Design alu_top, start of the top module:
module alu_top (
    input             clk,
    input      [31:0] A,
    input      [31:0] B,
    input      [3:0]  ALU_Sel,
    output reg [31:0] ALU_Out,
    output reg        Carryout,
    output reg        Overflow
);
For scale: ~38000 µm² of cells after synthesis.
==> flow/config.mk <==
export PLATFORM = sky130hd
export DESIGN_NAME = alu_top
export DESIGN_NICKNAME = alu_top
export VERILOG_FILES = /design/flow/design.v
export SDC_FILE = /design/flow/constraint.sdc
export NUM_CORES = 4
export LEC_CHECK = 0
export CAP_MARGIN = 10
export CELL_PAD_IN_SITES_GLOBAL_PLACEMENT = 3
export CORE_MARGIN = 2
export CORE_UTILIZATION = 40
export CTS_CLUSTER_SIZE = 24
export HOLD_SLACK_MARGIN = 0.02
export MAX_ROUTING_LAYER = met4
export SLEW_MARGIN = 0
export TNS_END_PERCENT = 100
==> flow/constraint.sdc <==
create_clock -name core_clock -period 8.07 [get_ports {clk}]
set_input_delay 1.6140 -clock core_clock [delete_from_list [all_inputs] [get_ports {clk}]]
set_output_delay 1.6140 -clock core_clock [all_outputs]
set_load 0.01 [all_outputs]
run.sh (not shown) runs the stock make flow with config.mk's settings and CLKGATE_MAP_FILE=.
The baseline finished with timing, DRC and antenna clean.
Change:
--- a/flow/config.mk
+++ b/flow/config.mk
@@ -7,4 +7,6 @@
 export LEC_CHECK = 0
-export CAP_MARGIN = 10
+export ABC_AREA = 1
+export CAP_MARGIN = 30
 export CELL_PAD_IN_SITES_GLOBAL_PLACEMENT = 3
+export CORE_ASPECT_RATIO = 1.3
 export CORE_MARGIN = 2
@@ -13,3 +15,4 @@
 export HOLD_SLACK_MARGIN = 0.02
-export MAX_ROUTING_LAYER = met4
+export MAX_ROUTING_LAYER = met5
+export SETUP_SLACK_MARGIN = 1.26
 export SLEW_MARGIN = 0
Result:
- The new run finished clean
- routed wire length came out higher by a quarter to a third
- clock-buffer cell count came out lower by 2
- final area climbs by about a fifth

---

Setup of birch:
The RTL this note starts from:
==> flow/design.v <==
module ALU (A, B, ALU_Sel, ALU_Out, Carryout, Overflow);
parameter ADD  = 0;
parameter SUB  = 1;
parameter MUL_HIGH = 2;
parameter MUL_LOW = 3;
input [31:0] A;
input [31:0] B;
input [3:0] ALU_Sel;
output [31:0] ALU_Out;
output Carryout;
output Overflow;
reg[31:0] ALU_32Result;
reg[63:0] ALU_64Result;
always @(*)
begin
    ALU_32Result = 32'h00000000;
    ALU_64Result = 64'h0000000000000000;
    case(ALU_Sel)
        ADD:        ALU_32Result = A + B;
        SUB:        ALU_32Result = A - B;
        MUL_HIGH:	ALU_64Result = A * B;
        MUL_LOW:	ALU_64Result = A * B;
        default:
        begin
            ALU_32Result = 32'h00000000;
            ALU_64Result = 64'h0000000000000000;
        end
    endcase
end
assign ALU_Out = (ALU_Sel == MUL_LOW)? ALU_64Result[31:0]: (ALU_Sel == MUL_HIGH)? ALU_64Result[63:32]:ALU_32Result[31:0];
assign Carryout = 1'b0;
assign Overflow = 1'b0;
endmodule
module alu_top (
    input             clk,
    input      [31:0] A,
    input      [31:0] B,
    input      [3:0]  ALU_Sel,
    output reg [31:0] ALU_Out,
    output reg        Carryout,
    output reg        Overflow
);
reg [31:0] a_q, b_q;
reg [3:0]  sel_q;
wire [31:0] out_d;
wire        carry_d, ovf_d;
ALU u_alu (
    .A(a_q), .B(b_q), .ALU_Sel(sel_q),
    .ALU_Out(out_d), .Carryout(carry_d), .Overflow(ovf_d)
);
always @(posedge clk) begin
    a_q      <= A;
    b_q      <= B;
    sel_q    <= ALU_Sel;
    ALU_Out  <= out_d;
    Carryout <= carry_d;
    Overflow <= ovf_d;
end
endmodule
export LEC_CHECK = 0
export CAP_MARGIN = 15
export CELL_PAD_IN_SITES_DETAIL_PLACEMENT = 2
export CORE_ASPECT_RATIO = 1.03
export CORE_MARGIN = 2
export CORE_UTILIZATION = 33
export GPL_ROUTABILITY_DRIVEN = 1
export GPL_TIMING_DRIVEN = 1
export MAX_ROUTING_LAYER = met5
export MIN_ROUTING_LAYER = met1
export PLACE_DENSITY = 0.55
export SETUP_SLACK_MARGIN = 1.31
export SLEW_MARGIN = 0
export TNS_END_PERCENT = 50
create_clock -name core_clock -period 6.22 [get_ports {clk}]
birch: it failed during global routing (5_1_grt), and the tool reported GRT-0232.
Input changes introduced in maple (baseline for comparison: birch):
==> flow/config.mk <==
export PLATFORM = sky130hd
export DESIGN_NAME = alu_top
export DESIGN_NICKNAME = alu_top
export VERILOG_FILES = /design/flow/design.v
export SDC_FILE = /design/flow/constraint.sdc
export NUM_CORES = 4
export LEC_CHECK = 0
export CAP_MARGIN = 20
export CORE_MARGIN = 2
export CORE_UTILIZATION = 40
export SLEW_MARGIN = 20
==> flow/constraint.sdc <==
create_clock -name core_clock -period 9.0 [get_ports {clk}]
set_input_delay 1.8000 -clock core_clock [delete_from_list [all_inputs] [get_ports {clk}]]
set_output_delay 1.8000 -clock core_clock [all_outputs]
set_load 0.01 [all_outputs]
[summary]
maple completed end to end with timing, DRC and antenna clean. Going from birch to maple, area after synthesis barely changed; die area fell 17%; placed cell area went down about 10%; post-CTS setup buffer count decreased 68. Floorplan die width shrinks by a little under 10% when moving from birch to maple. In the reports for birch and maple, the smaller final estimated routing congestion in global placement belongs to birch. birch -> maple: synthesized cell count delta 0, exact match.

---

Setup of wip/tundra:
Starts from the design.v that is shown in full above.
==> flow/config.mk <==
export PLATFORM = sky130hd
export DESIGN_NAME = alu_top
export DESIGN_NICKNAME = alu_top
export VERILOG_FILES = /design/flow/design.v
export SDC_FILE = /design/flow/constraint.sdc
export NUM_CORES = 4
export LEC_CHECK = 0
export ABC_AREA = 1
export CAP_MARGIN = 25
export CELL_PAD_IN_SITES_DETAIL_PLACEMENT = 2
export CORE_MARGIN = 2
export CORE_UTILIZATION = 40
export CTS_CLUSTER_SIZE = 27
export GPL_ROUTABILITY_DRIVEN = 0
export MAX_ROUTING_LAYER = met4
export PLACE_DENSITY = 0.74
export SETUP_SLACK_MARGIN = 0.33
export SLEW_MARGIN = 20
==> flow/constraint.sdc <==
create_clock -name core_clock -period 9.0 [get_ports {clk}]
set_input_delay 1.8000 -clock core_clock [delete_from_list [all_inputs] [get_ports {clk}]]
set_output_delay 1.8000 -clock core_clock [all_outputs]
set_load 0.01 [all_outputs]
The flow ended early for wip/tundra: it failed with a tool error in detailed placement (3_5_place_dp).
#### Input delta (wip/umber over wip/tundra)
- SETUP_SLACK_MARGIN no longer set, was 0.33
- PLACE_DENSITY no longer set, was 0.74
- GPL_ROUTABILITY_DRIVEN no longer set, was 0
- ABC_AREA no longer set, was 1
- CAP_MARGIN now 20, was 25
- CELL_PAD_IN_SITES_DETAIL_PLACEMENT no longer set, was 2
- MAX_ROUTING_LAYER no longer set, was met4
- CTS_CLUSTER_SIZE no longer set, was 27
- CORE_UTILIZATION now 33, was 40
- the clock period (ns, I/O delays scaled along) now 8.62, was 9.0
## What came out
- Lower area fraction in full adders, half adders and majority gates among wip/umber and wip/tundra: wip/tundra
- Delta (wip/umber minus wip/tundra): cell count after synthesis moved down, horizontal die dimension now sits higher.
- Looking at the reports, wip/umber completed the entire flow and the layout it produced met the timing, design-rule and antenna checks.
What wip/pepper does differently from wip/umber at the input level:
- CORE_UTILIZATION: 33 -> 40
- SETUP_SLACK_MARGIN: unset -> 1.26
Notes after the runs:
The startpoint of the most critical setup path comes out a_q[13] in one run and a_q[10] in the other, namely in wip/umber and wip/pepper respectively.
wip/pepper reports a lower final cell count without fillers than wip/umber does.
